## run.sh

```bash
#!/bin/bash
# the make line also repeats each setting of config.mk as NAME=value (left out here)
make -C /OpenROAD-flow-scripts/flow DESIGN_CONFIG=/design/flow/config.mk WORK_HOME=/design/flow/orfs CLKGATE_MAP_FILE= finish
```

## config.mk

```make
export PLATFORM = sky130hd
export DESIGN_NAME = FFT_TOB
export DESIGN_NICKNAME = FFT_TOB
export VERILOG_FILES = /design/flow/design.v
export SDC_FILE = /design/flow/constraint.sdc
export NUM_CORES = 4
export LEC_CHECK = 0
export ABC_AREA = 1
export CAP_MARGIN = 20
export CORE_MARGIN = 2
export CORE_UTILIZATION = 72
export CTS_CLUSTER_DIAMETER = 255
export HOLD_SLACK_MARGIN = 0.3
export SETUP_SLACK_MARGIN = -1.97
export SLEW_MARGIN = 20
export TNS_END_PERCENT = 5
```

## constraint.sdc

```tcl
create_clock -name core_clock -period 19.9 [get_ports {clk}]
set_input_delay 3.9800 -clock core_clock [delete_from_list [all_inputs] [get_ports {clk}]]
set_output_delay 3.9800 -clock core_clock [all_outputs]
set_load 0.01 [all_outputs]
```

## design.v

```verilog
module  MUX2x1_ASYNC #  ( parameter  WIDTH = 16 )
  (
  input    wire signed [WIDTH-1:0]           Input_One   ,
  input    wire signed [WIDTH-1:0]           Input_Two   ,
  input    wire                              Selection   ,
  output   wire        [WIDTH-1:0]           Output_Mux 
  );
assign  Output_Mux  = (Selection) ? Input_One:Input_Two;
endmodule
module  Register_File # ( parameter WIDTH = 16            , 
                                    DEPTH = 8             
                                    )
  (
    input     wire    signed    [WIDTH-1:0]   Input_Re    ,
    input     wire    signed    [WIDTH-1:0]   Input_Im    ,
    input     wire                            clk         ,
    input     wire                            rst         ,
    input     wire                            Enable      ,
    output    wire    signed    [WIDTH-1:0]   Output_Re   ,
    output    wire    signed    [WIDTH-1:0]   Output_Im     
  );
  reg signed  [WIDTH-1:0] reg_re [DEPTH-1:0];
  reg signed  [WIDTH-1:0] reg_im [DEPTH-1:0];
integer I;
assign Output_Re = reg_re [DEPTH-1];
assign Output_Im = reg_im [DEPTH-1];
  always @  ( posedge  clk  or  negedge rst )
  begin
    if(~rst)
      begin
        for (  I = 0  ;  I <  DEPTH ; I = I+1 )
        begin
          reg_re[I] <=  'b0 ;
          reg_im[I] <=  'b0 ;
        end
      end
    else
      begin
        if(Enable)
          begin
            reg_re[0] <=  Input_Re ;
            reg_im[0] <=  Input_Im ;
            for(  I = 1 ; I < DEPTH ; I = I+1  )
            begin
             reg_re[I] <=  reg_re[I-1];
             reg_im[I] <=  reg_im[I-1];
            end
          end
        else
          begin
             for (  I = 0  ;  I <  DEPTH ; I = I+1 )
              begin
                reg_re[I] <=  'b0 ;
                reg_im[I] <=  'b0 ;
             end
          end
      end
  end
endmodule
module Swap # ( parameter WIDTH = 16  )
  (
  input   wire    signed  [ WIDTH-1  : 0 ]    Input_Re        ,
  input   wire    signed  [ WIDTH-1  : 0 ]    Input_Im        ,
  input   wire                                Control_signal  ,
  output  wire    signed  [ WIDTH-1  : 0 ]    Output_Re       ,
  output  wire    signed  [ WIDTH-1  : 0 ]    Output_Im       
  );
  wire    signed  [ WIDTH-1  : 0 ]    input_re_complement       ;  
  wire    signed  [ WIDTH-1  : 0 ]    input_im_complement       ;  
assign input_re_complement  =    Input_Im ;
assign input_im_complement  =    (~Input_Re )+1'b1;
MUX2x1_ASYNC #(.WIDTH(WIDTH)) U5_MUX_Re
(
.Input_One  (input_re_complement)               ,
.Input_Two  (Input_Re)    ,
.Selection  (Control_signal)         ,
.Output_Mux (Output_Re)
);
MUX2x1_ASYNC #(.WIDTH(WIDTH)) U6_MUX_Im
(
.Input_One  (input_im_complement)               ,
.Input_Two  (Input_Im)    ,
.Selection  (Control_signal)         ,
.Output_Mux (Output_Im)
);
endmodule
module Butterfly #    ( parameter         WIDTH    = 16 ,
                                          DEPTH    = 8  
                                          )
  (
  input   wire    signed    [WIDTH-1:0]   Input_Re      ,
  input   wire    signed    [WIDTH-1:0]   Input_Im      ,
  input   wire                            clk           ,
  input   wire                            rst           ,
  input   wire                            ctrl_signal   ,
  input   wire                            cordic_valid  ,
  output  wire    signed    [WIDTH-1:-0]  Output_Re     ,
  output  wire    signed    [WIDTH-1:0]   Output_Im
  );
  wire  signed [WIDTH-1:0]    reg_re_out      ;
  wire  signed [WIDTH-1:0]    reg_im_out      ;
  wire  signed [WIDTH-1:0]    mux_out_one     ; 
  wire  signed [WIDTH-1:0]    mux_out_two     ; 
  wire  signed [WIDTH-1:0]    mux_one_in      ; 
  wire  signed [WIDTH-1:0]    mux_two_in      ; 
  wire  signed [WIDTH-1:0]    mux_three_in    ; 
  wire  signed [WIDTH-1:0]    mux_four_in     ; 
  assign mux_two_in   =  reg_re_out - Input_Re  ;
  assign mux_one_in   =  reg_im_out - Input_Im  ;
  assign mux_three_in =  Input_Im + reg_im_out;
  assign mux_four_in  =  Input_Re + reg_re_out;
  Register_File #(.WIDTH(16),.DEPTH(DEPTH)) U1_REGFILE
(
.Input_Re   (mux_out_two)   ,
.Input_Im   (mux_out_one)   , 
.clk        (clk)           ,
.rst        (rst)           ,
.Output_Re  (reg_re_out)    ,
.Enable     (cordic_valid)  ,
.Output_Im  (reg_im_out)   
);
MUX2x1_ASYNC #(.WIDTH(WIDTH)) U1_MUX 
(
.Input_One  (mux_one_in)      ,
.Input_Two  (Input_Im)        ,
.Selection  (ctrl_signal)     ,
.Output_Mux (mux_out_one)
);
MUX2x1_ASYNC #(.WIDTH(WIDTH)) U2_MUX 
(
.Input_One  (mux_two_in)      ,
.Input_Two  (Input_Re)        ,
.Selection  (ctrl_signal)     ,
.Output_Mux (mux_out_two)
);
MUX2x1_ASYNC #(.WIDTH(WIDTH)) U3_MUX 
(
.Input_One  (mux_three_in)    ,
.Input_Two  (reg_im_out)      ,
.Selection  (ctrl_signal)     ,
.Output_Mux (Output_Im)
);
MUX2x1_ASYNC #(.WIDTH(WIDTH)) U4_MUX 
(
.Input_One  (mux_four_in)    ,
.Input_Two  (reg_re_out)     ,
.Selection  (ctrl_signal)    ,
.Output_Mux (Output_Re)
);  
endmodule
module multiplier #(parameter WIDTH       =16        ,
                              FIXED_POINT =11
                              )
(
  input   wire signed   [WIDTH-1:0]     In_One_Re    ,
  input   wire signed   [WIDTH-1:0]     In_One_Im    ,
  input   wire signed   [WIDTH-1:0]     In_Two_Re    ,
  input   wire signed   [WIDTH-1:0]     In_Two_Im    ,
  input   wire                          clk          ,
  input   wire                          rst          ,
  input   wire                          Enable       ,
  output  reg  signed   [WIDTH-1:0]     Out_Re       ,
  output  reg  signed   [WIDTH-1:0]     Out_Im
  );
  wire  signed [WIDTH-1:0]      subtractor_one;  
  wire  signed [WIDTH-1:0]      subtractor_two;  
  wire  signed [WIDTH-1:0]      add_one       ;  
  wire  signed [(2*WIDTH)-1:0]  multi_one     ;  
  wire  signed [(2*WIDTH)-1:0]  multi_two     ;  
  wire  signed [(2*WIDTH)-1:0]  multi_three   ;  
  wire  signed [2*WIDTH:0]      add_re        ;  
  wire  signed [2*WIDTH:0]      add_im        ;  
assign subtractor_one   =   In_One_Re-In_One_Im;
assign subtractor_two   =   In_Two_Re-In_Two_Im;
assign add_one          =   In_One_Re+In_One_Im;
assign multi_one     =   In_Two_Re  * subtractor_one;
assign multi_two     =   In_One_Im  * subtractor_two;
assign multi_three   =   In_Two_Im  * add_one       ;
assign add_re       =    multi_one   + multi_two      ;
assign add_im       =    multi_three + multi_two      ;
always @ (*)
begin
     if(Enable)
       begin
        Out_Re = add_re[WIDTH+FIXED_POINT-1:FIXED_POINT] ;
        Out_Im = add_im[WIDTH+FIXED_POINT-1:FIXED_POINT] ;
       end
     else
      begin
        Out_Re  =  'b0;
        Out_Im  =  'b0;  
      end
end
endmodule
module  exponential # ( parameter   WIDTH=16 )
  (
  input   wire            Multiplier_Enable   ,
  input   wire            clk                 ,
  input   wire            rst                 ,
  output  reg             mux_selection       ,
  output  reg [WIDTH-1:0] br                  ,
  output  reg [WIDTH-1:0] bi                  
  );
  reg [3:0] counter;
  localparam       [WIDTH-1:0]        w2R = 'b0000010110101000 ,
								                      W2I = 'b1111101001011000 ,
								                     	W4R = 'b0000000000000000 ,
								                     	W4I = 'b1111100000000000 ,
								                     	W6R = 'b1111101001011000 ,
								                     	W6I = 'b1111101001011000 ,
								                     	W1R = 'b0000011101100100 ,
								                     	W1I = 'b1111110011110000 ,
								                     	W3R = 'b0000001100010000 ,
								                     	W3I = 'b1111100010011100 ,
								                     	W9R = 'b1111100010011100 ,
								                     	W9I = 'b0000001100010000 ;
always  @ ( posedge clk or  negedge rst)
begin
   if(!rst)
    begin
      counter <=  'b0;
    end
   else
    begin
      if(Multiplier_Enable)
         begin
          counter <= counter +1'b1;
        end
     else
        begin
         counter <=counter;
        end
    end
end
always @(*)
begin
	if(counter =='d5 || counter == 'd10)
	begin
		br = w2R;
		bi = W2I;
		mux_selection = 'b1;
	end
	else if(counter =='d6)
	begin
		br = W4R;
		bi = W4I;
		mux_selection = 'b1;
	end
	else if (counter =='d7 || counter == 'd14)
	begin
		br = W6R;
		bi = W6I;
		mux_selection = 'b1;
	end
	else if (counter =='d9 )
	begin
		br = W1R;
		bi = W1I;
		mux_selection = 'b1;
	end
	else if (counter =='d11 || counter == 'd13)
	begin
		br = W3R;
		bi = W3I;
		mux_selection = 'b1;
	end
	else if (counter =='d15 )
	begin
		br = W9R;
		bi = W9I;
		mux_selection = 'b1;
	end
	else
	begin
		br = 'b1;
		bi = 'b1;
		mux_selection = 'b0;
	end
end
endmodule
module Control_Unit # ( parameter   WIDTH     = 16  ,
                                    STAGES    = 6   
                                    )
  (
  input   wire                clk                 ,   
  input   wire                rst                 ,
  input   wire                Cordic_Valid        ,
  output  reg                 Multiplier_Enable   ,
  output  reg                 FFT_Valid           ,
  output  wire   [STAGES-1:0] Control_Signal_Out
  );
  reg   [4:0] counter ; 
  wire     c1,c2,c3,c4,c5,c6;
  assign Control_Signal_Out = {c6,c5,c4,c3,c2,c1} ;
  always @(posedge clk or negedge rst)
begin
    if(!rst)
    begin
        FFT_Valid <= 'b0;
        Multiplier_Enable <= 'b0;
    end
    else
    begin
        if(counter == 'd14)
          begin
            FFT_Valid <= 'b1;
          end
        else
          begin
            FFT_Valid <=FFT_Valid;  
          end
        if(counter == 'd11)
        begin
            Multiplier_Enable <= 'b1;
        end
    end
end
always  @ ( posedge clk or  negedge rst)
begin
  if(!rst)
   begin
     counter  <=  'b0;
   end  
  else
    begin
      if(Cordic_Valid)
        begin
          counter <= counter  + 'b1;   
        end
      else
        begin
          counter <=  counter ;
        end
    end
end
assign c6 = counter[0]                                    ;
assign c5= counter[0] &(!counter[1])                      ;
assign c4 = counter[1]                                    ;
assign c3 = counter[2]                                    ;
assign c2 = (~counter[3]&counter[2])                        ; 
assign c1 = counter[3]                                    ;      
endmodule
module FFT_TOB  # ( parameter   DEPTH_BUTTER_ONE    = 8    ,
                                DEPTH_BUTTER_TWO    = 4    ,
                                DEPTH_BUTTER_THREE  = 2    ,
                                DEPTH_BTTER_FOUR    = 1    ,  
                                WIDTH               = 16   ,
                                STAGES              = 6    ,
                                FIXED_POINT         = 11   )
( 
input     wire    signed      [WIDTH-1:0]     Input_re          ,
input     wire    signed      [WIDTH-1:0]     Input_Im          ,
input     wire                                cordic_Valid      ,
input     wire                                clk               ,
input     wire                                rst               ,
output    wire    signed      [WIDTH-1:0]     Output_FFT_Re     ,
output    wire    signed      [WIDTH-1:0]     Output_FFT_Im     ,
output    wire                                Data_Valid    
);
wire   [STAGES-1:0]   control_output        ;
wire                  multiplier_enable     ;
wire                  mux_selection         ;
wire     [WIDTH-1:0]  output_re_stage_one   ;
wire     [WIDTH-1:0]  output_im_stage_one   ;
wire     [WIDTH-1:0]  output_re_stage_two   ;
wire     [WIDTH-1:0]  output_im_stage_two   ;
wire     [WIDTH-1:0]  output_re_stage_three ;
wire     [WIDTH-1:0]  output_im_stage_three ;
wire     [WIDTH-1:0]  output_re_swap_one    ;
wire     [WIDTH-1:0]  output_im_swap_one    ;
wire     [WIDTH-1:0]  output_re_swap_two    ;
wire     [WIDTH-1:0]  output_im_swap_two    ;
wire     [WIDTH-1:0]  output_re_twiddle     ;
wire     [WIDTH-1:0]  output_im_twiddle     ;
wire     [WIDTH-1:0]  output_re_multiplier  ;
wire     [WIDTH-1:0]  output_im_multiplier  ;
wire     [WIDTH-1:0]  output_re_mux         ;
wire     [WIDTH-1:0]  output_im_mux         ;
Control_Unit #(.WIDTH(WIDTH),.STAGES(STAGES)) U1_Control
(
.clk                 (clk)                  ,   
.rst                 (rst)                  ,
.Cordic_Valid        (cordic_Valid)         ,
.Multiplier_Enable   (multiplier_enable)    ,
.FFT_Valid           (Data_Valid)           ,
.Control_Signal_Out  (control_output)
);
Butterfly #(.WIDTH(WIDTH),.DEPTH(DEPTH_BUTTER_ONE)) U1_Butterfly
(
.Input_Re      (Input_re)                   ,
.Input_Im      (Input_Im)                   ,
.clk           (clk)                        ,
.rst           (rst)                        ,
.ctrl_signal   (control_output[0])          ,
.cordic_valid  (cordic_Valid)               ,
.Output_Re     (output_re_stage_one)        ,
.Output_Im     (output_im_stage_one)
);
Swap #(.WIDTH(WIDTH)) U1_Swap
(
.Input_Re         (output_re_stage_one)    ,
.Input_Im         (output_im_stage_one)    ,
.Control_signal   (control_output[1])      ,
.Output_Re        (output_re_swap_one)     ,
.Output_Im        (output_im_swap_one)
);
Butterfly #(.WIDTH(WIDTH),.DEPTH(DEPTH_BUTTER_TWO)) U2_Butterfly
(
.Input_Re      (output_re_swap_one)        ,
.Input_Im      (output_im_swap_one)        ,
.clk           (clk)                       ,
.rst           (rst)                       ,
.ctrl_signal   (control_output[2])         ,
.cordic_valid  (cordic_Valid)              ,
.Output_Re     (output_re_stage_two)       , 
.Output_Im     (output_im_stage_two)
);
exponential #(.WIDTH(WIDTH)) U1_Exponential
(
.Multiplier_Enable   (multiplier_enable)                   ,
.clk                 (clk)                ,
.rst                 (rst)                ,
.mux_selection       (mux_selection)      ,
.br                  (output_re_twiddle)  ,
.bi                  (output_im_twiddle) 
);
multiplier #(.WIDTH(WIDTH),.FIXED_POINT(FIXED_POINT)) U1_Multiplier
(
.In_One_Re   (output_re_stage_two)        ,
.In_One_Im   (output_im_stage_two)        ,
.In_Two_Re   (output_re_twiddle)          ,
.In_Two_Im   (output_im_twiddle)          ,
.clk         (clk)                        ,
.rst         (rst)                        ,
.Enable      (multiplier_enable)          ,
.Out_Re      (output_re_multiplier)       ,
.Out_Im      (output_im_multiplier)
);
MUX2x1_ASYNC #(.WIDTH(WIDTH))  U1_Mux_Re_Multiplier
(
.Input_One  (output_re_multiplier)        ,    
.Input_Two  (output_re_stage_two)         ,
.Selection  (mux_selection)               ,
.Output_Mux (output_re_mux)
);
MUX2x1_ASYNC #(.WIDTH(WIDTH))  U1_Mux_Im_Multiplier
(
.Input_One  (output_im_multiplier)        ,
.Input_Two  (output_im_stage_two)         ,
.Selection  (mux_selection)               ,
.Output_Mux (output_im_mux)
);
Butterfly #(.WIDTH(WIDTH),.DEPTH(DEPTH_BUTTER_THREE)) U3_Butterfly
(
.Input_Re      (output_re_mux)            ,
.Input_Im      (output_im_mux)            ,
.clk           (clk)                      ,
.rst           (rst)                      ,
.ctrl_signal   (control_output[3])        ,
.cordic_valid  (cordic_Valid)             ,
.Output_Re     (output_re_stage_three)    ,
.Output_Im     (output_im_stage_three)
 );
Swap #(.WIDTH(WIDTH)) U2_Swap
(
.Input_Re         (output_re_stage_three) ,
.Input_Im         (output_im_stage_three) ,
.Control_signal   (control_output[4])     ,
.Output_Re        (output_re_swap_two)    ,
.Output_Im        (output_im_swap_two)
);
Butterfly #(.WIDTH(WIDTH),.DEPTH(DEPTH_BTTER_FOUR)) U4_Butterfly
(
.Input_Re      (output_re_swap_two)     ,  
.Input_Im      (output_im_swap_two)     ,
.clk           (clk)                    ,
.rst           (rst)                    ,
.ctrl_signal   (control_output[5])      ,
.cordic_valid  (cordic_Valid)           ,
.Output_Re     (Output_FFT_Re)          ,
.Output_Im     (Output_FFT_Im)
);
endmodule
```

==> results.cfg, run 1 <==
; yosys + openroad results
[run_status]
status = did not finish
lastStage = 5_1_grt

[synth]
ys_cells = 6833
syn_area_um2 = 54400
top_logic_kind = adder cells
synthDistinctLibCells = 59
area_leaders = fa_1 (23%), dfrtp_1 (23%), ha_1 (13%)
ys_async_sr_fraction_pct = 100
largest_area_cell = fa_1
ys_chip_area_um2 = 54400
top_area_share_pct = 22.7
synthAoiAreaFrac_pct = 9.38
synthTopCellsByCount = inv_1 (1678), nand2_1 (1275), fa_1 (615)
yosys.area_share.xor_xnor_pct = 3.47
simple_gate_area_share_pct = 16.2
ys_sh_mux_pct = 0.0184
ys_seq_elements = 491
flop_cell = dfrtp_1
synth-adder-area-share_pct = 35.2
edf_count = 0
yosysSeqAreaShare_pct = 22.6
yosys_warnings = 15
synth.most_common_cell = inv_1
syn_avg_cell_area_um2 = 7.95
syn_inst = 6833
syn_nets = 8026

[placement]
dp_hpwl_um = 133000
placedCellCount = 8750
port_buffers = 67
gp_congestion = 1.02

[clocking]
cts_root_buf = clkbuf_16
cts_buffer_depth = 3
h-tree-depth = 2
cts_sinks = 491
holdBufCountCts = 0
numCtsBuffers = 51

[floorplan]
die_w_um = 279
die_h_um = 279
coreArea_um2 = 74600
initCoreUtil_pct = 72.9
ioPinCount = 68
rows = 100
dieArea_um2 = 77700
metrics by stage:
step | instance area, µm² | setup slack (ps) | utilization (%) | hold WS [ps]
after detailed placement | 63700 | -5110 | 85.5 | 418
after global placement | 63700 | -4670 | 85.5 | 413
after floorplan | 54500 | -1980 | - | 413
after CTS | 66100 | -3810 | 88.6 | 427
timing repair:
action	4_1_cts
pin swaps	38
setup buffers	19
gates resized	164
hold endpoints to repair	0
endpoints found under the setup margin	28
==> inputs of run 2 (changes only) <==
- CORE_UTILIZATION: 72 -> 64
- CTS_CLUSTER_DIAMETER: 255 -> unset
- CTS_CLUSTER_SIZE: unset -> 98
- HOLD_SLACK_MARGIN: 0.3 -> unset
- SETUP_SLACK_MARGIN: -1.97 -> unset
- TNS_END_PERCENT: 5 -> unset
- clock period: 19.9 -> 23.5 ns (I/O delays scaled with it)
==> results.cfg, run 2 <==
; flow metrics
[final_timing]
rsz0062_at_grt = yes
final.min_clock_period_ps = 24390
drv_slew = 0
skew_ps = 31.5
layout_setup_ws_ps = -885
max_freq_ghz = 0.0410
setup_violations = 18
hold-worst-slack_ps = 416
slew_headroom_pct = 24.8
finalHoldViolCount = 0
finalCritPeriodShare_pct = 104
fin_tns_setup_ps = -7860
worst_pin_slew_ps = 1130

[run_status]
status = complete, but fails checks
violatedChecks = negative setup slack

[worst_setup_path]
crit_family = adder cells
worstSetupEndpoint = Output_FFT_Im[14]
crit_fanout = 5
r2r-end = U4_Butterfly.U1_REGFILE.reg_im[0][15]$_DFF_PN0_
critPathLaunchType = input port
startpoint = Input_re[0]
critPathSlowestCell = fa_1
regToRegStartpoint = U1_Exponential.counter[3]$_DFFE_PN0P_
cp_data_required_time_ps = 18800
max_stage_delay_ps = 560
critical_path_class = input port to output port
critPathBufInv = 22
cp_data_arrival_time_ps = 19690
endpoint_kind = output port
cp_num_cells = 83
crit_top_cell = fa_1
reg2reg_slack_ps = 6110
r2r_cells = 76

[synth]
yosysSeqAreaShare_pct = 22.6
syn_inst = 6833
ys_chip_area_um2 = 54400
syn_area_um2 = 54400
syn_avg_cell_area_um2 = 7.95
flop_cell = dfrtp_1
syn_nets = 8026
largest_area_cell = fa_1
top_area_share_pct = 22.7
ys_async_sr_fraction_pct = 100
synthTopCellsByCount = inv_1 (1678), nand2_1 (1275), fa_1 (615)
synthAoiAreaFrac_pct = 9.38
ys_sh_mux_pct = 0.0184
synth-adder-area-share_pct = 35.2
yosys_warnings = 15
area_leaders = fa_1 (23%), dfrtp_1 (23%), ha_1 (13%)
ys_seq_elements = 491
simple_gate_area_share_pct = 16.2
edf_count = 0
synthDistinctLibCells = 59
yosys.area_share.xor_xnor_pct = 3.47
top_logic_kind = adder cells
ys_cells = 6833
synth.most_common_cell = inv_1

[global_routing]
gr-total-overflow = 0
grt.total_usage_pct = 36.8
grt_antenna_before_repair = 0
grt_pass1_vias = 49100
grt_start_max_net_pins = 168
grt_pass1_wl_um = 252000

[drt]
vias = 48200
drt_iter0_drc = 3430
ant_nets = 0
viasPerCell = 5.35
dr.pass1.iters = 5
route.detailed.drc = 0
routed_wirelength_um = 162000
diodes = 0
avgRoutedWirePerCell_um = 18.0

[floorplan]
rows = 106
ioPinCount = 68
initCoreUtil_pct = 64.8
coreArea_um2 = 83800
die_h_um = 295
dieArea_um2 = 87300
die_w_um = 295

[clocking]
clkTransAtPathRegs_ps = 60
cts_tree = done
numCtsBuffers = 52
clock.latency.late_pin_ps = 620
cts_buffer_depth = 3
cts_sinks = 491
h-tree-depth = 2
holdBufCountCts = 0
cts_root_buf = clkbuf_16

[finish]
fin_nets = 9020
fillers = 5459
syn_to_final_growth_pct = 26.4

[placement]
place_ws_ps = -2640
port_buffers = 67
dp_hpwl_um = 123000
gp_congestion = 1.02

[min_path]
worst_hold_path_type = flop to flop
min_path_cells = 2
hold_path_end = U3_Butterfly.U1_REGFILE.reg_re[1][15]$_DFF_PN0_
min_from = U3_Butterfly.U1_REGFILE.reg_re[0][15]$_DFF_PN0_

[flow_run]
tool_warnings = 176
cap_violations = 0
[run 2: what timing repair did]
item	in CTS	in global routing
endpoints found under the setup margin	28	28
pin swaps	187	270
buffers inserted	78	61
resized	429	469
[run 2: through the flow]
step | utilization, % | std cells | instance area, µm²
6_report | 82.0 | 9000 | 68700
5_1_grt | 82.0 | 9000 | 68700
4_1_cts | 79.3 | 8952 | 66500
3_5_place_dp | 75.0 | 8782 | 62800
3_3_place_gp | 75.0 | 8782 | 62800
2_1_floorplan | - | 6833 | 54400
[run 2: layer usage]
| layer | up-vias | GRT usage [%] | share of wire, % |
|---|---|---|---|
| met5 | - | 0 | 0 |
| met4 | 0 | 17.1 | 5.6 |
| met3 | 458 | 5.93 | 7.2 |
| met2 | 1777 | 61.6 | 48 |
| met1 | 23400 | 47.1 | 39 |
| li1 | 22500 | - | - |
[run 2: cell type report]
cell class              count  area [µm²]  area share, %
well taps                1134        1420           2.07
inverters                1714        6480           9.43
clock buffers              73        1500           2.19
flip-flops and latches    491       12300           17.9
clock inverters            20         194          0.282
repair buffers           1116        8710           12.7
multi-input cells        4452       38100           55.5
==> inputs of run 3 (changes only) <==
- ABC_AREA: 1 -> unset
- CORE_UTILIZATION: 64 -> 65
- CTS_CLUSTER_SIZE: 98 -> unset
- clock period: 23.5 -> 22.1 ns (I/O delays scaled with it)
==> results.cfg, run 3 <==
; flow metrics
[drt]
avgRoutedWirePerCell_um = 21.0
diodes = 0
vias = 45100
drt_iter0_drc = 3050
routed_wirelength_um = 166000
viasPerCell = 5.68
dr.pass1.iters = 6
route.detailed.drc = 0
ant_nets = 0

[synth]
syn_area_um2 = 53900
ys_seq_elements = 491
synthDistinctLibCells = 109
area_leaders = fa_1 (23%), dfrtp_1 (23%), ha_1 (13%)
ys_chip_area_um2 = 53900
yosysSeqAreaShare_pct = 22.8
top_logic_kind = adder cells
synth-adder-area-share_pct = 35.4
syn_inst = 5829
ys_cells = 5829
synth.most_common_cell = inv_1
synthTopCellsByCount = inv_1 (978), fa_1 (615), nor2_1 (590)
simple_gate_area_share_pct = 14.6
ys_async_sr_fraction_pct = 100
flop_cell = dfrtp_1
largest_area_cell = fa_1
edf_count = 0
syn_avg_cell_area_um2 = 9.25
syn_nets = 7022
yosys.area_share.xor_xnor_pct = 6.00
ys_sh_mux_pct = 1.97
top_area_share_pct = 22.8
synthAoiAreaFrac_pct = 10.8
yosys_warnings = 15

[worst_setup_path]
cp_data_arrival_time_ps = 20360
max_stage_delay_ps = 560
startpoint = Input_re[0]
crit_fanout = 10
crit_top_cell = fa_1
critPathBufInv = 16
regToRegStartpoint = U1_Control.counter[3]$_DFFE_PN0P_
reg2reg_slack_ps = 4610
critPathSlowestCell = or4_4
endpoint_kind = output port
r2r-end = U4_Butterfly.U1_REGFILE.reg_im[0][15]$_DFF_PN0_
r2r_cells = 81
cp_data_required_time_ps = 17680
critPathLaunchType = input port
cp_num_cells = 73
crit_family = adder cells
critical_path_class = input port to output port
worstSetupEndpoint = Output_FFT_Im[15]

[floorplan]
die_h_um = 292
rows = 105
dieArea_um2 = 85300
coreArea_um2 = 82100
ioPinCount = 68
initCoreUtil_pct = 65.7
die_w_um = 292

[final_timing]
drv_slew = 0
max_freq_ghz = 0.0404
final.min_clock_period_ps = 24780
finalCritPeriodShare_pct = 112
layout_setup_ws_ps = -2680
worst_pin_slew_ps = 1070
skew_ps = 40.7
slew_headroom_pct = 28.6
setup_violations = 30
finalHoldViolCount = 0
rsz0062_at_grt = yes

[finish]
logic_area_um2 = 40200
syn_to_final_growth_pct = 27.0
fin_nets = 8020
fin_area_um2 = 68500
postLayoutCoreUtil_pct = 83.4
ff_latch_area_um2 = 12300
fillers = 4869

[run_status]
status = complete, but fails checks
violatedChecks = negative setup slack

[global_routing]
grt_pass1_vias = 47600
grt_pass1_wl_um = 255000
grt.total_usage_pct = 38.4
grt_antenna_before_repair = 1
grt_start_max_net_pins = 152
gr-total-overflow = 0

[flow_run]
cap_violations = 0
tool_warnings = 177

[clocking]
clkTransAtPathRegs_ps = 60
cts_buffer_depth = 3
cts_sinks = 491
cts_root_buf = clkbuf_16
numCtsBuffers = 53
clock.latency.late_pin_ps = 670
cts_tree = done
h-tree-depth = 2

[placement]
gp_congestion = 1.01
place_ws_ps = -3390
port_buffers = 67
place_area_um2 = 62900
dp_hpwl_um = 124000

[min_path]
min_from = U3_Butterfly.U1_REGFILE.reg_re[0][12]$_DFF_PN0_
hold_path_end = U3_Butterfly.U1_REGFILE.reg_re[1][12]$_DFF_PN0_
worst_hold_path_type = flop to flop
min_path_cells = 1
run 3: area by class of cell:
type / instances / share of cell area, %
sequential: 491 / 18.0
tap: 1070 / 1.96
inverter: 992 / 5.49
timing repair buffer: 1155 / 13.2
clock buffer: 71 / 2.18
clock inverter: 27 / 0.497
multi-input combinational: 4134 / 58.7
run 3: metrics by stage:
step	setup TNS [ps]	hold slack (ps)	cells
floorplan	-7210	434	5829
global placement	-61820	434	7698
detailed placement	-68750	439	7698
CTS	-35280	436	7879
global route	-55910	457	7940
finish	-43950	435	7940
run 3: layer usage:
layer	routed length (µm)	track usage, %
met1	63200	47.6
met2	79400	63.6
met3	11000	5.97
met4	12900	23.9
met5	9	0
run 3: what timing repair did:
action                     in CTS  in global routing
resized                       375                288
pin swaps                     153                195
gates cloned                    0                  0
setup buffers                  86                 66
hold buffers                    0                  0
setup endpoints to repair      32                 32
==> inputs of run 4 (changes only) <==
- CELL_PAD_IN_SITES_GLOBAL_PLACEMENT: unset -> 2
- CORE_UTILIZATION: 65 -> 40
- CTS_CLUSTER_SIZE: unset -> 14
- HOLD_SLACK_MARGIN: unset -> 0.11
- TNS_END_PERCENT: unset -> 55
- clock period: 22.1 -> 24.2 ns (I/O delays scaled with it)
==> results.cfg, run 4 <==
; flow metrics
[min_path]
min_from = U3_Butterfly.U1_REGFILE.reg_re[0][15]$_DFF_PN0_
worst_hold_path_type = flop to flop
min_path_cells = 1
hold_path_end = U3_Butterfly.U1_REGFILE.reg_re[1][15]$_DFF_PN0_

[worst_setup_path]
regToRegStartpoint = U1_Exponential.counter[0]$_DFFE_PN0P_
r2r-end = U4_Butterfly.U1_REGFILE.reg_im[0][15]$_DFF_PN0_
critPathBufInv = 20
critical_path_class = input port to output port
cp_data_required_time_ps = 19360
startpoint = Input_re[6]
crit_family = adder cells
r2r_cells = 78
crit_fanout = 4
cp_num_cells = 74
cp_data_arrival_time_ps = 20580
worstSetupEndpoint = Output_FFT_Im[15]
endpoint_kind = output port
reg2reg_slack_ps = 7080
critPathLaunchType = input port
critPathSlowestCell = or4_4
max_stage_delay_ps = 550

[synth]
area_leaders = fa_1 (23%), dfrtp_1 (23%), ha_1 (13%)
edf_count = 0
simple_gate_area_share_pct = 14.6
syn_inst = 5829
ys_chip_area_um2 = 53900
syn_avg_cell_area_um2 = 9.25
synthAoiAreaFrac_pct = 10.8
ys_sh_mux_pct = 1.97
flop_cell = dfrtp_1
synthTopCellsByCount = inv_1 (978), fa_1 (615), nor2_1 (590)
synth.most_common_cell = inv_1
top_area_share_pct = 22.8
ys_async_sr_fraction_pct = 100
top_logic_kind = adder cells
yosys.area_share.xor_xnor_pct = 6.00
synth-adder-area-share_pct = 35.4
largest_area_cell = fa_1
yosysSeqAreaShare_pct = 22.8
syn_nets = 7022
yosys_warnings = 15
ys_cells = 5829
synthDistinctLibCells = 109
syn_area_um2 = 53900
ys_seq_elements = 491

[flow_run]
tool_warnings = 178
cap_violations = 0

[global_routing]
grt_start_max_net_pins = 113
gr-total-overflow = 0
grt_antenna_before_repair = 2
grt_pass1_vias = 44200
grt_pass1_wl_um = 265000
grt.total_usage_pct = 25.3

[finish]
logic_area_um2 = 39800
fin_nets = 8005
ff_latch_area_um2 = 12300
syn_to_final_growth_pct = 27.9
fin_cells = 8629
postLayoutCoreUtil_pct = 51.6
fillers = 12700

[placement]
port_buffers = 67
place_ws_ps = -3000
gp_congestion = 0.892
dp_hpwl_um = 138000
placedCellCount = 8412

[floorplan]
ioPinCount = 68
die_h_um = 371
dieArea_um2 = 138000
die_w_um = 371
rows = 134
initCoreUtil_pct = 40.4
coreArea_um2 = 134000

[run_status]
status = complete, but fails checks
violatedChecks = negative setup slack

[drt]
diodes = 0
avgRoutedWirePerCell_um = 19.8
drt_iter0_drc = 1991
viasPerCell = 4.87
route.detailed.drc = 0
vias = 42000
routed_wirelength_um = 171000
ant_nets = 0
dr.pass1.iters = 5

[clocking]
clkTransAtPathRegs_ps = 60
cts_sinks = 491
cts_tree = done
cts_buffer_depth = 3
h-tree-depth = 2
clock.latency.late_pin_ps = 680
cts_root_buf = clkbuf_16
numCtsBuffers = 58

[final_timing]
worst_pin_slew_ps = 1150
drv_slew = 0
hold-worst-slack_ps = 417
finalCritPeriodShare_pct = 105
skew_ps = 69.9
layout_setup_ws_ps = -1220
setup_violations = 20
finalHoldViolCount = 0
max_freq_ghz = 0.0393
final.min_clock_period_ps = 25420
rsz0062_at_grt = yes
slew_headroom_pct = 23.1
==> run 4: per-stage QoR <==
step | setup TNS [ps] | area (µm²)
3_3_place_gp | -48480 | 63500
4_1_cts | -14060 | 67700
6_report | -11960 | 69000
5_1_grt | -25570 | 69000
3_5_place_dp | -51790 | 63500
2_1_floorplan | 0 | 54200
==> run 4: cell type report <==
cell class | count | share of cell area [%]
multi-input cells | 4134 | 57.7
flip-flops and latches | 491 | 17.8
repair buffers | 1135 | 12.9
inverters | 992 | 5.42
well taps | 1768 | 3.21
clock buffers | 78 | 2.37
clock inverters | 31 | 0.648
==> run 4: metal layers <==
metal	vias up	share of wire [%]	global-route usage, %
li1	20300	-	-
met1	21000	46	34.6
met2	513	48	42.7
met3	172	2.8	2.41
met4	0	3.2	6.78
met5	-	0	0
==> run 4: timing repair <==
item                       4_1_cts  5_1_grt
setup endpoints to repair       30       30
resized                        405      224
hold endpoints to repair         0        0
buffers inserted                74       40
pin swaps                      185      173
hold buffers                     0        0
==> inputs of run 5 (changes only) <==
- ABC_AREA: unset -> 1
- CELL_PAD_IN_SITES_GLOBAL_PLACEMENT: 2 -> unset
- CORE_ASPECT_RATIO: unset -> 1.05
- CORE_UTILIZATION: 40 -> 72
- CTS_CLUSTER_DIAMETER: unset -> 31
- CTS_CLUSTER_SIZE: 14 -> 72
- GPL_ROUTABILITY_DRIVEN: unset -> 1
- HOLD_SLACK_MARGIN: 0.11 -> -0.08
- MAX_ROUTING_LAYER: unset -> met4
- MIN_ROUTING_LAYER: unset -> met1
- PLACE_DENSITY_LB_ADDON: unset -> 0.21
- SLEW_MARGIN: 20 -> 25
- TNS_END_PERCENT: 55 -> 30
- clock period: 24.2 -> 23.2 ns (I/O delays scaled with it)
==> results.cfg, run 5 <==
; yosys + openroad results
[placement]
dp_hpwl_um = 129000
placedCellCount = 8627
gp_congestion = 1.04
port_buffers = 67

[synth]
synth-adder-area-share_pct = 35.2
simple_gate_area_share_pct = 16.2
yosys.area_share.xor_xnor_pct = 3.47
largest_area_cell = fa_1
synthTopCellsByCount = inv_1 (1678), nand2_1 (1275), fa_1 (615)
ys_chip_area_um2 = 54400
edf_count = 0
ys_async_sr_fraction_pct = 100
syn_nets = 8026
flop_cell = dfrtp_1
synthDistinctLibCells = 59
top_logic_kind = adder cells
ys_seq_elements = 491
yosysSeqAreaShare_pct = 22.6
syn_area_um2 = 54400
syn_inst = 6833
ys_sh_mux_pct = 0.0184
synthAoiAreaFrac_pct = 9.38
ys_cells = 6833
area_leaders = fa_1 (23%), dfrtp_1 (23%), ha_1 (13%)
syn_avg_cell_area_um2 = 7.95
top_area_share_pct = 22.7
yosys_warnings = 15
synth.most_common_cell = inv_1

[run_status]
status = did not finish
lastStage = 5_1_grt
error = [ERROR GRT-0232] Routing congestion too high. Check the congestion heatmap in the GUI.

[floorplan]
rows = 103
initCoreUtil_pct = 72.5
dieArea_um2 = 77700
die_w_um = 272
coreArea_um2 = 75000
ioPinCount = 68
die_h_um = 286

[clocking]
cts_root_buf = clkbuf_16
holdBufCountCts = 0
cts_buffer_depth = 3
numCtsBuffers = 89
h-tree-depth = 3
cts_sinks = 491

[global_routing]
grt.total_usage_pct = 87.9
gr-total-overflow = 1021
-- run 5: per-layer routing --
metal | overflow | GRT usage, %
met5 | - | -
met4 | 325 | 90.8
met3 | 43 | 72.1
met2 | 634 | 101
met1 | 19 | 86.0
-- run 5: what timing repair did --
action,4_1_cts
gates resized,352
endpoints found under the setup margin,31
setup buffers,57
pin swaps,157
-- run 5: stage by stage --
stage / worst slack, ps / util [%] / cell area, µm² / TNS [ps]
2_1_floorplan: 3.51 / - / 54500 / 0
3_3_place_gp: -2160 / 83.5 / 62600 / -37800
3_5_place_dp: -2620 / 83.5 / 62600 / -49760
4_1_cts: -1350 / 89.9 / 67500 / -23670
==> inputs of run 6 (changes only) <==
- ABC_AREA: 1 -> unset
- CORE_ASPECT_RATIO: 1.05 -> unset
- CORE_UTILIZATION: 72 -> 58
- CTS_CLUSTER_DIAMETER: 31 -> unset
- CTS_CLUSTER_SIZE: 72 -> unset
- GPL_ROUTABILITY_DRIVEN: 1 -> unset
- HOLD_SLACK_MARGIN: -0.08 -> unset
- MAX_ROUTING_LAYER: met4 -> unset
- MIN_ROUTING_LAYER: met1 -> unset
- PLACE_DENSITY_LB_ADDON: 0.21 -> unset
- SETUP_SLACK_MARGIN: unset -> -0.95
- SLEW_MARGIN: 25 -> 20
- TNS_END_PERCENT: 30 -> unset
- clock period: 23.2 -> 15.8 ns (I/O delays scaled with it)
==> results.cfg, run 6 <==
; flow metrics
[run_status]
status = complete, but fails checks
violatedChecks = negative setup slack

[synth]
yosysSeqAreaShare_pct = 22.8
top_logic_kind = adder cells
syn_area_um2 = 53900
synthTopCellsByCount = inv_1 (978), fa_1 (615), nor2_1 (590)
ys_async_sr_fraction_pct = 100
simple_gate_area_share_pct = 14.6
syn_nets = 7022
yosys.area_share.xor_xnor_pct = 6.00
flop_cell = dfrtp_1
top_area_share_pct = 22.8
synthAoiAreaFrac_pct = 10.8
syn_inst = 5829
ys_chip_area_um2 = 53900
ys_seq_elements = 491
synth.most_common_cell = inv_1
ys_sh_mux_pct = 1.97
synthDistinctLibCells = 109
synth-adder-area-share_pct = 35.4
syn_avg_cell_area_um2 = 9.25
largest_area_cell = fa_1
yosys_warnings = 15
area_leaders = fa_1 (23%), dfrtp_1 (23%), ha_1 (13%)
ys_cells = 5829
edf_count = 0

[drt]
routed_wirelength_um = 169000
avgRoutedWirePerCell_um = 20.3
dr.pass1.iters = 6
vias = 45000
route.detailed.drc = 0
viasPerCell = 5.39
drt_iter0_drc = 3007
ant_nets = 0

[worst_setup_path]
crit_fanout = 7
cp_num_cells = 74
reg2reg_slack_ps = -360
r2r-end = U4_Butterfly.U1_REGFILE.reg_re[0][15]$_DFF_PN0_
critPathBufInv = 17
crit_top_cell = a21oi_2
critical_path_class = input port to output port
cp_data_required_time_ps = 12640
regToRegStartpoint = U1_Butterfly.U1_REGFILE.reg_re[7][0]$_DFF_PN0_
critPathLaunchType = input port
r2r_cells = 77
endpoint_kind = output port
crit_family = adder cells
max_stage_delay_ps = 580
worstSetupEndpoint = Output_FFT_Im[15]
startpoint = Input_re[0]
critPathSlowestCell = fa_2
cp_data_arrival_time_ps = 18740

[floorplan]
coreArea_um2 = 91900
die_w_um = 309
dieArea_um2 = 95400
rows = 111
ioPinCount = 68
initCoreUtil_pct = 58.7
die_h_um = 309

[final_timing]
layout_setup_ws_ps = -6100
finalHoldViolCount = 0
max_freq_ghz = 0.0457
setup_violations = 76
finalCritPeriodShare_pct = 139
rsz0062_at_grt = yes
drv_slew = 0
slew_headroom_pct = 36.2
skew_ps = 62.4
final.min_clock_period_ps = 21900
worst_pin_slew_ps = 956

[clocking]
cts_sinks = 491
cts_root_buf = clkbuf_16
h-tree-depth = 2
clock.latency.late_pin_ps = 700
cts_tree = done
cts_buffer_depth = 3
numCtsBuffers = 54
clkTransAtPathRegs_ps = 70

[global_routing]
grt_pass1_wl_um = 256000
gr-total-overflow = 0
grt_antenna_before_repair = 1
grt_start_max_net_pins = 169
grt.total_usage_pct = 35.0
grt_pass1_vias = 46600

[finish]
fin_cells = 8345
ff_latch_area_um2 = 12300
fin_nets = 8248
syn_to_final_growth_pct = 32.8
logic_area_um2 = 41200
fillers = 6316

[min_path]
min_path_cells = 1
hold_path_end = U3_Butterfly.U1_REGFILE.reg_re[1][15]$_DFF_PN0_
worst_hold_path_type = flop to flop
min_from = U3_Butterfly.U1_REGFILE.reg_re[0][15]$_DFF_PN0_

[placement]
placedCellCount = 8119
port_buffers = 67
dp_hpwl_um = 129000
gp_congestion = 1.04

[flow_run]
tool_warnings = 188
cap_violations = 0
-- run 6: through the flow --
stage | area, µm² | setup WS [ps] | TNS, ps | utilization (%) | hold WS (ps)
detailed placement | 65300 | -7320 | -314940 | 71.0 | 439
finish | 71600 | -6100 | -205650 | 77.9 | 415
global route | 71600 | -6650 | -239680 | 77.9 | 427
floorplan | 54900 | -4800 | -132200 | - | 434
global placement | 65300 | -7090 | -299960 | 71.0 | 434
CTS | 69000 | -6090 | -209260 | 75.0 | 433
-- run 6: area by class of cell --
type | count | area share, %
multi-input combinational | 4134 | 57.6
sequential | 491 | 17.2
timing repair buffer | 1382 | 15.2
inverter | 992 | 5.26
tap | 1243 | 2.17
clock buffer | 63 | 2.00
clock inverter | 39 | 0.650
antenna | 1 | 0.00349
-- run 6: layer usage --
layer	global-route usage, %	share of wire, %	vias up
met2	57.3	48	1336
met5	0	0	-
met4	20.1	6.9	0
met1	45.0	40	22400
li1	-	-	20800
met3	4.41	5.0	446
-- run 6: what timing repair did --
action	CTS	global route
pin swaps	143	306
hold buffers	0	0
gates resized	373	453
setup buffers	75	99
endpoints found under the setup margin	71	75
==> inputs of run 7 (changes only) <==
- CORE_ASPECT_RATIO: unset -> 0.5
- CORE_UTILIZATION: 58 -> 72
- CTS_CLUSTER_DIAMETER: unset -> 339
- CTS_CLUSTER_SIZE: unset -> 100
- PLACE_DENSITY: unset -> 0.39
- SETUP_SLACK_MARGIN: -0.95 -> 3.66
- TNS_END_PERCENT: unset -> 25
- clock period: 15.8 -> 12.3 ns (I/O delays scaled with it)
==> results.cfg, run 7 <==
; yosys + openroad results
[run_status]
lastStage = 4_1_cts
status = did not finish
error = [ERROR DPL-0033] detailed placement checks failed during check placement.

[synth]
yosys_warnings = 15
yosys.area_share.xor_xnor_pct = 6.00
largest_area_cell = fa_1
ys_seq_elements = 491
syn_inst = 5829
ys_async_sr_fraction_pct = 100
yosysSeqAreaShare_pct = 22.8
synthTopCellsByCount = inv_1 (978), fa_1 (615), nor2_1 (590)
synthAoiAreaFrac_pct = 10.8
syn_area_um2 = 53900
synth-adder-area-share_pct = 35.4
top_logic_kind = adder cells
area_leaders = fa_1 (23%), dfrtp_1 (23%), ha_1 (13%)
ys_chip_area_um2 = 53900
flop_cell = dfrtp_1
synthDistinctLibCells = 109
syn_avg_cell_area_um2 = 9.25
simple_gate_area_share_pct = 14.6
synth.most_common_cell = inv_1
edf_count = 0
ys_sh_mux_pct = 1.97
top_area_share_pct = 22.8
syn_nets = 7022
ys_cells = 5829

[floorplan]
initCoreUtil_pct = 73.3
rows = 70
ioPinCount = 68
coreArea_um2 = 73600
dieArea_um2 = 77200
die_h_um = 198
die_w_um = 391

[placement]
dp_hpwl_um = 142000
port_buffers = 67
place_area_um2 = 65000
gp_congestion = 1.05
## run 7: through the flow
stage	std cells	setup WS, ps
after floorplan	5829	-6900
after global placement	7862	-9200
after detailed placement	7862	-9780
==> inputs of run 8 (changes only) <==
- ABC_AREA: unset -> 1
- CORE_ASPECT_RATIO: 0.5 -> unset
- CTS_CLUSTER_DIAMETER: 339 -> unset
- CTS_CLUSTER_SIZE: 100 -> unset
- PLACE_DENSITY: 0.39 -> unset
- SETUP_SLACK_MARGIN: 3.66 -> unset
- TNS_END_PERCENT: 25 -> unset
- clock period: 12.3 -> 25.2 ns (I/O delays scaled with it)
==> results.cfg, run 8 <==
; flow metrics
[synth]
largest_area_cell = fa_1
synth-adder-area-share_pct = 35.2
syn_inst = 6833
synthTopCellsByCount = inv_1 (1678), nand2_1 (1275), fa_1 (615)
edf_count = 0
syn_area_um2 = 54400
yosysSeqAreaShare_pct = 22.6
synthAoiAreaFrac_pct = 9.38
yosys_warnings = 15
syn_avg_cell_area_um2 = 7.95
ys_async_sr_fraction_pct = 100
synthDistinctLibCells = 59
ys_sh_mux_pct = 0.0184
ys_cells = 6833
area_leaders = fa_1 (23%), dfrtp_1 (23%), ha_1 (13%)
ys_seq_elements = 491
top_logic_kind = adder cells
synth.most_common_cell = inv_1
top_area_share_pct = 22.7
flop_cell = dfrtp_1
syn_nets = 8026
simple_gate_area_share_pct = 16.2
yosys.area_share.xor_xnor_pct = 3.47
ys_chip_area_um2 = 54400

[drt]
vias = 52500
avgRoutedWirePerCell_um = 22.4
ant_nets = 0
dr.pass1.iters = 9
route.detailed.drc = 0
viasPerCell = 6.11
drt_iter0_drc = 6891
routed_wirelength_um = 193000

[final_timing]
skew_ps = 71.5
rsz0062_at_grt = yes
finalHoldViolCount = 0
setup_violations = 20
hold-worst-slack_ps = 400
max_freq_ghz = 0.0381
fin_tns_setup_ps = -12620
finalCritPeriodShare_pct = 104
worst_pin_slew_ps = 1130
drv_slew = 0
slew_headroom_pct = 24.7
final.min_clock_period_ps = 26260
layout_setup_ws_ps = -1060

[floorplan]
die_w_um = 279
ioPinCount = 68
rows = 100
dieArea_um2 = 77700
coreArea_um2 = 74600
die_h_um = 279
initCoreUtil_pct = 72.9

[worst_setup_path]
startpoint = Input_re[1]
regToRegStartpoint = U1_Exponential.counter[3]$_DFFE_PN0P_
r2r_cells = 79
cp_num_cells = 94
crit_fanout = 5
cp_data_required_time_ps = 20160
r2r-end = U4_Butterfly.U1_REGFILE.reg_im[0][15]$_DFF_PN0_
critPathSlowestCell = fa_1
critPathLaunchType = input port
worstSetupEndpoint = Output_FFT_Im[15]
critPathBufInv = 25
critical_path_class = input port to output port
endpoint_kind = output port
cp_data_arrival_time_ps = 21220
max_stage_delay_ps = 620
crit_family = adder cells
reg2reg_slack_ps = 6760

[clocking]
h-tree-depth = 2
clock.latency.late_pin_ps = 700
clkTransAtPathRegs_ps = 110
cts_tree = done
numCtsBuffers = 53
cts_sinks = 491
cts_buffer_depth = 3
cts_root_buf = clkbuf_16

[global_routing]
grt.total_usage_pct = 42.7
gr-total-overflow = 0
grt_start_max_net_pins = 202
grt_antenna_before_repair = 10
grt_pass1_vias = 50800
grt_pass1_wl_um = 260000

[run_status]
status = complete, but fails checks
violatedChecks = negative setup slack

[min_path]
min_from = U1_Butterfly.U1_REGFILE.reg_re[6][13]$_DFF_PN0_
min_path_cells = 2
worst_hold_path_type = flop to flop
hold_path_end = U1_Butterfly.U1_REGFILE.reg_re[7][13]$_DFF_PN0_

[placement]
gp_congestion = 1.01
port_buffers = 67
dp_hpwl_um = 122000

[flow_run]
tool_warnings = 185
cap_violations = 0

[finish]
syn_to_final_growth_pct = 22.1
fin_nets = 8769
[run 8: area by class of cell]
type / instances / area, µm²
flip-flops and latches: 491 / 12300
inverters: 1714 / 6450
well taps: 969 / 1210
clock inverters: 26 / 420
diodes: 5 / 12.5
multi-input cells: 4452 / 37700
clock buffers: 70 / 1460
repair buffers: 864 / 6820
fillers: 3461 / 8210
[run 8: routing by layer]
metal,vias up,global-route usage [%],part of all wire (%)
met5,-,0,0.029
met4,8,26.6,9.9
met1,24800,52.5,33
met2,4172,70.3,45
met3,1511,7.70,12
li1,22000,-,-
[run 8: timing repair]
action | in CTS | in global routing
pin swaps | 56 | 337
resized | 197 | 565
cloned | 0 | 0
endpoints found under the setup margin | 22 | 24
setup buffers | 21 | 92
hold buffers | 0 | 0
[run 8: per-stage QoR]
stage	setup WS, ps	instances	util, %	area (µm²)
after floorplan	740	6833	-	54400
after global routing	-1650	8587	89.0	66400
after detailed placement	-1500	8380	81.4	60700
after global placement	-1140	8380	81.4	60700
after CTS	-285	8497	85.0	63400
final	-1060	8591	89.0	66400
==> inputs of run 9 (changes only) <==
- CORE_UTILIZATION: 72 -> 70
- CTS_CLUSTER_DIAMETER: unset -> 310
- clock period: 25.2 -> 23.9 ns (I/O delays scaled with it)
==> results.cfg, run 9 <==
; flow metrics
[clocking]
holdBufCountCts = 0
clock.latency.late_pin_ps = 660
h-tree-depth = 2
cts_sinks = 491
cts_buffer_depth = 3
numCtsBuffers = 53
clkTransAtPathRegs_ps = 70
cts_root_buf = clkbuf_16
cts_tree = done

[drt]
avgRoutedWirePerCell_um = 21.4
ant_nets = 0
route.detailed.drc = 0
dr.pass1.iters = 12
drt_iter0_drc = 5941
viasPerCell = 5.90
routed_wirelength_um = 188000
vias = 52000

[synth]
synthDistinctLibCells = 59
largest_area_cell = fa_1
ys_sh_mux_pct = 0.0184
top_area_share_pct = 22.7
syn_avg_cell_area_um2 = 7.95
syn_nets = 8026
yosys.area_share.xor_xnor_pct = 3.47
synthTopCellsByCount = inv_1 (1678), nand2_1 (1275), fa_1 (615)
ys_async_sr_fraction_pct = 100
synth.most_common_cell = inv_1
flop_cell = dfrtp_1
synth-adder-area-share_pct = 35.2
simple_gate_area_share_pct = 16.2
area_leaders = fa_1 (23%), dfrtp_1 (23%), ha_1 (13%)
edf_count = 0
synthAoiAreaFrac_pct = 9.38
top_logic_kind = adder cells
yosysSeqAreaShare_pct = 22.6
syn_inst = 6833
ys_cells = 6833
yosys_warnings = 15
syn_area_um2 = 54400
ys_seq_elements = 491
ys_chip_area_um2 = 54400

[worst_setup_path]
cp_data_arrival_time_ps = 20700
regToRegStartpoint = U1_Exponential.counter[0]$_DFFE_PN0P_
critPathLaunchType = input port
crit_family = adder cells
crit_top_cell = fa_1
crit_fanout = 5
critical_path_class = input port to output port
reg2reg_slack_ps = 5620
cp_num_cells = 93
endpoint_kind = output port
startpoint = Input_re[2]
max_stage_delay_ps = 540
r2r_cells = 76
r2r-end = U4_Butterfly.U1_REGFILE.reg_im[0][15]$_DFF_PN0_
worstSetupEndpoint = Output_FFT_Im[15]
cp_data_required_time_ps = 19120
critPathBufInv = 30
critPathSlowestCell = fa_1

[floorplan]
coreArea_um2 = 77200
dieArea_um2 = 79900
initCoreUtil_pct = 70.4
die_w_um = 283
die_h_um = 283
rows = 102
ioPinCount = 68

[placement]
port_buffers = 67
place_ws_ps = -2330
dp_hpwl_um = 123000
gp_congestion = 1.04
placedCellCount = 8586

[final_timing]
finalCritPeriodShare_pct = 107
slew_headroom_pct = 23.3
rsz0062_at_grt = yes
max_freq_ghz = 0.0392
drv_slew = 0
worst_pin_slew_ps = 1150
finalHoldViolCount = 0
skew_ps = 48.1
final.min_clock_period_ps = 25480
setup_violations = 25
layout_setup_ws_ps = -1580

[global_routing]
gr-total-overflow = 0
grt_pass1_vias = 50400
grt_pass1_wl_um = 259000
grt_start_max_net_pins = 114
grt.total_usage_pct = 41.8
grt_antenna_before_repair = 4

[finish]
fin_cells = 8809
fin_nets = 8920
ff_latch_area_um2 = 12300
syn_to_final_growth_pct = 25.4
fillers = 3776
logic_area_um2 = 38300

[min_path]
hold_path_end = U3_Butterfly.U1_REGFILE.reg_im[1][9]$_DFF_PN0_
worst_hold_path_type = flop to flop
min_path_cells = 2
min_from = U3_Butterfly.U1_REGFILE.reg_im[0][9]$_DFF_PN0_

[flow_run]
tool_warnings = 179
cap_violations = 0

[run_status]
violatedChecks = negative setup slack
status = complete, but fails checks
## run 9: layout make-up
cell class / count / share of cell area, %
diodes: 1 / 0.00367
clock buffers: 73 / 2.19
clock inverters: 23 / 0.455
inverters: 1714 / 9.49
multi-input cells: 4452 / 56.2
flip-flops and latches: 491 / 18.0
well taps: 1040 / 1.91
repair buffers: 1015 / 11.7
## run 9: per-stage QoR
stage	instance area, µm²	utilization [%]	setup TNS (ps)	hold WS [ps]
2_1_floorplan	54400	-	0	413
3_3_place_gp	61900	80.1	-25970	413
3_5_place_dp	61900	80.1	-35230	418
4_1_cts	65200	84.4	-8450	409
5_1_grt	68200	88.3	-37740	438
6_report	68200	88.3	-20430	415
## run 9: layer usage
metal  track usage, %  vias to the layer above  part of all wire (%)
met5                0                        -                 0.034
met4             26.9                        8                   9.6
met3             8.08                     1321                    11
met2             67.6                     3546                    45
met1             51.7                    24800                    34
li1                 -                    22300                     -
## run 9: repair_timing
item | CTS | global route
resized | 323 | 602
pin swaps | 142 | 328
setup buffers | 59 | 78
hold endpoints to repair | 0 | 0
setup endpoints to repair | 26 | 27
==> inputs of run 10 (changes only) <==
- ABC_AREA: 1 -> unset
- CORE_ASPECT_RATIO: unset -> 0.94
- CORE_UTILIZATION: 70 -> 38
- CTS_CLUSTER_DIAMETER: 310 -> unset
- MAX_ROUTING_LAYER: unset -> met4
- PLACE_DENSITY_LB_ADDON: unset -> 0.24
- TNS_END_PERCENT: unset -> 10
- clock period: 23.9 -> 28.0 ns (I/O delays scaled with it)
==> results.cfg, run 10 <==
; flow metrics
[global_routing]
met2_usage_pct = 34.6
grt_pass1_wl_um = 241000
grt.total_usage_pct = 21.9
grt_antenna_before_repair = 0
gr-total-overflow = 0
grt_pass1_vias = 41700
use_met3_pct = 2.80
met1_usage_pct = 30.2
grt_start_max_net_pins = 178
top_usage_layer = met2

[worst_setup_path]
worstSetupEndpoint = Output_FFT_Re[15]
critPathBufInv = 19
cp_data_arrival_time_ps = 21870
critPathLaunchType = input port
crit_family = adder cells
critical_path_class = input port to output port
crit_fanout = 7
endpoint_kind = output port
critPathSlowestCell = or4_1
startpoint = Input_re[2]
reg2reg_slack_ps = 9990
r2r_cells = 75
max_stage_delay_ps = 580
r2r-end = U4_Butterfly.U1_REGFILE.reg_im[0][15]$_DFF_PN0_
regToRegStartpoint = U1_Exponential.counter[0]$_DFFE_PN0P_
cp_num_cells = 75
cp_data_required_time_ps = 22400

[final_timing]
fin_tns_setup_ps = 0
skew_ps = 24.6
drv_slew = 0
finalHoldViolCount = 0
rsz0062_at_grt = yes
hold-worst-slack_ps = 438
final.min_clock_period_ps = 27470
finalCritPeriodShare_pct = 98.1
worst_pin_slew_ps = 1040
layout_setup_ws_ps = 526
slew_headroom_pct = 30.3
setup_violations = 0
max_freq_ghz = 0.0364

[clocking]
holdBufCountCts = 0
numCtsBuffers = 51
clkTransAtPathRegs_ps = 60
h-tree-depth = 2
cts_sinks = 491
clock.latency.late_pin_ps = 620
cts_buffer_depth = 3
cts_tree = done
cts_root_buf = clkbuf_16

[floorplan]
rows = 134
die_h_um = 369
dieArea_um2 = 145000
coreArea_um2 = 142000
ioPinCount = 68
initCoreUtil_pct = 38.1
die_w_um = 393

[synth]
syn_area_um2 = 53900
synth.most_common_cell = inv_1
synthDistinctLibCells = 109
synthAoiAreaFrac_pct = 10.8
ys_chip_area_um2 = 53900
synth-adder-area-share_pct = 35.4
top_area_share_pct = 22.8
syn_nets = 7022
yosys.area_share.xor_xnor_pct = 6.00
area_leaders = fa_1 (23%), dfrtp_1 (23%), ha_1 (13%)
ys_sh_mux_pct = 1.97
ys_cells = 5829
syn_inst = 5829
syn_avg_cell_area_um2 = 9.25
simple_gate_area_share_pct = 14.6
ys_seq_elements = 491
yosysSeqAreaShare_pct = 22.8
largest_area_cell = fa_1
edf_count = 0
top_logic_kind = adder cells
synthTopCellsByCount = inv_1 (978), fa_1 (615), nor2_1 (590)
ys_async_sr_fraction_pct = 100
flop_cell = dfrtp_1
yosys_warnings = 15

[drt]
viasPerCell = 4.92
diodes = 0
routed_wirelength_um = 152000
drt_iter0_drc = 2615
route.detailed.drc = 0
ant_nets = 0
dr.pass1.iters = 6
vias = 40600
avgRoutedWirePerCell_um = 18.5

[placement]
port_buffers = 67
dp_hpwl_um = 122000
place_ws_ps = -851
place_area_um2 = 60400
gp_congestion = 0.952

[min_path]
hold_path_end = U2_Butterfly.U1_REGFILE.reg_re[2][7]$_DFF_PN0_
worst_hold_path_type = flop to flop
min_from = U2_Butterfly.U1_REGFILE.reg_re[1][7]$_DFF_PN0_
min_path_cells = 1

[finish]
fin_area_um2 = 62700
fin_nets = 7488
syn_to_final_growth_pct = 16.4

[run_status]
status = finished clean

[flow_run]
cap_violations = 0
tool_warnings = 176
[run 10: layout make-up]
class                   instances  area [µm²]
clock inverters                24         278
inverters                     992        3730
flip-flops and latches        491       12300
repair buffers                625        4940
clock buffers                  70        1450
well taps                    1904        2380
fillers                     13800       78800
multi-input cells            4134       37700
[run 10: per-stage QoR]
stage | util (%) | std cells
floorplan | - | 5829
global placement | 42.7 | 8135
detailed placement | 42.7 | 8135
CTS | 44.0 | 8231
global route | 44.3 | 8240
finish | 44.3 | 8240
[run 10: what timing repair did]
item	CTS	global route
buffers inserted	2	9
pin swaps	4	43
setup endpoints to repair	12	16
resized	32	113
[run 10: layer usage]
metal  vias to the layer above  share of wire, %  wire length (µm)
li1                      19300                 -                 -
met1                     20300                46             69900
met2                       814                47             71000
met3                       167               5.2              7960
met4                         0               2.3              3550
met5                         -                 0                 0
==> inputs of run 11 (changes only) <==
- CAP_MARGIN: 20 -> 5
- CELL_PAD_IN_SITES_GLOBAL_PLACEMENT: unset -> 1
- CORE_ASPECT_RATIO: 0.94 -> unset
- CORE_MARGIN: 2 -> 10
- CORE_UTILIZATION: 38 -> 40
- CTS_CLUSTER_DIAMETER: unset -> 391
- CTS_CLUSTER_SIZE: unset -> 14
- PLACE_DENSITY_LB_ADDON: 0.24 -> 0.25
- SETUP_SLACK_MARGIN: unset -> 5.0
- TNS_END_PERCENT: 10 -> 70
- clock period: 28.0 -> 24.2 ns (I/O delays scaled with it)
==> results.cfg, run 11 <==
; flow metrics
[worst_setup_path]
cp_data_arrival_time_ps = 20200
regToRegStartpoint = U1_Exponential.counter[0]$_DFFE_PN0P_
startpoint = Input_re[0]
crit_family = adder cells
critPathLaunchType = input port
cp_num_cells = 70
critPathBufInv = 17
r2r-end = U4_Butterfly.U1_REGFILE.reg_re[0][15]$_DFF_PN0_
max_stage_delay_ps = 560
worstSetupEndpoint = Output_FFT_Im[15]
critPathSlowestCell = fa_1
reg2reg_slack_ps = 7150
r2r_cells = 73
crit_top_cell = fa_1
critical_path_class = input port to output port
endpoint_kind = output port
crit_fanout = 6
cp_data_required_time_ps = 19360

[synth]
syn_avg_cell_area_um2 = 9.25
simple_gate_area_share_pct = 14.6
yosys_warnings = 15
largest_area_cell = fa_1
syn_nets = 7022
top_area_share_pct = 22.8
synth-adder-area-share_pct = 35.4
ys_sh_mux_pct = 1.97
yosysSeqAreaShare_pct = 22.8
ys_async_sr_fraction_pct = 100
synthDistinctLibCells = 109
ys_cells = 5829
syn_inst = 5829
area_leaders = fa_1 (23%), dfrtp_1 (23%), ha_1 (13%)
syn_area_um2 = 53900
synthTopCellsByCount = inv_1 (978), fa_1 (615), nor2_1 (590)
edf_count = 0
top_logic_kind = adder cells
ys_chip_area_um2 = 53900
synth.most_common_cell = inv_1
synthAoiAreaFrac_pct = 10.8
flop_cell = dfrtp_1
yosys.area_share.xor_xnor_pct = 6.00
ys_seq_elements = 491

[placement]
gp_congestion = 0.917
port_buffers = 67
place_ws_ps = -2390
dp_hpwl_um = 131000

[final_timing]
max_freq_ghz = 0.0399
worst_pin_slew_ps = 1110
skew_ps = 53.6
finalHoldViolCount = 0
rsz0062_at_grt = yes
finalCritPeriodShare_pct = 103
setup_violations = 15
layout_setup_ws_ps = -839
slew_headroom_pct = 25.4
final.min_clock_period_ps = 25040
drv_slew = 0

[floorplan]
die_w_um = 387
rows = 134
ioPinCount = 68
dieArea_um2 = 150000
die_h_um = 387
initCoreUtil_pct = 40.4
coreArea_um2 = 134000

[clocking]
h-tree-depth = 2
clkTransAtPathRegs_ps = 80
cts_sinks = 491
holdBufCountCts = 0
cts_buffer_depth = 3
numCtsBuffers = 41
cts_root_buf = clkbuf_16
cts_tree = done
clock.latency.late_pin_ps = 630

[global_routing]
grt_pass1_wl_um = 256000
grt_start_max_net_pins = 132
grt_pass1_vias = 44000
grt_antenna_before_repair = 1
gr-total-overflow = 0
grt.total_usage_pct = 22.2

[drt]
route.detailed.drc = 0
vias = 41900
drt_iter0_drc = 2375
viasPerCell = 4.95
routed_wirelength_um = 163000
avgRoutedWirePerCell_um = 19.3
dr.pass1.iters = 5
ant_nets = 0

[min_path]
hold_path_end = U2_Butterfly.U1_REGFILE.reg_re[3][2]$_DFF_PN0_
min_path_cells = 1
min_from = U2_Butterfly.U1_REGFILE.reg_re[2][2]$_DFF_PN0_
worst_hold_path_type = flop to flop

[run_status]
violatedChecks = negative setup slack
status = complete, but fails checks

[flow_run]
cap_violations = 0
tool_warnings = 177

[finish]
fin_nets = 7878
syn_to_final_growth_pct = 26.2
run 11: cell type report:
| type | instances | area [µm²] |
|---|---|---|
| well taps | 1768 | 2210 |
| diodes | 1 | 2.50 |
| fillers | 12400 | 65600 |
| clock inverters | 4 | 85.1 |
| multi-input cells | 4134 | 40300 |
| inverters | 992 | 3770 |
| flip-flops and latches | 491 | 12300 |
| clock buffers | 45 | 1040 |
| repair buffers | 1025 | 8310 |
run 11: metrics by stage:
step                utilization (%)  hold slack [ps]  area, µm²  setup TNS [ps]  std cells
floorplan                         -              434      54900               0       5829
global placement               47.2              434      63100          -31480       8269
detailed placement             47.2              439      63100          -35680       8269
CTS                            50.0              433      66900           -5430       8415
global route                   50.9              449      68100          -15610       8460
finish                         50.9              428      68100           -6870       8460
run 11: timing repair:
| item | CTS | global route |
|---|---|---|
| buffers inserted | 97 | 44 |
| gates resized | 550 | 175 |
| pin swaps | 235 | 123 |
| setup endpoints to repair | 56 | 53 |
run 11: layer usage:
layer	track usage [%]	wire, µm	vias up
met1	29.0	72900	20800
met5	-	0	-
li1	-	-	20000
met2	35.6	77100	789
met3	2.83	6960	220
met4	7.65	6380	0
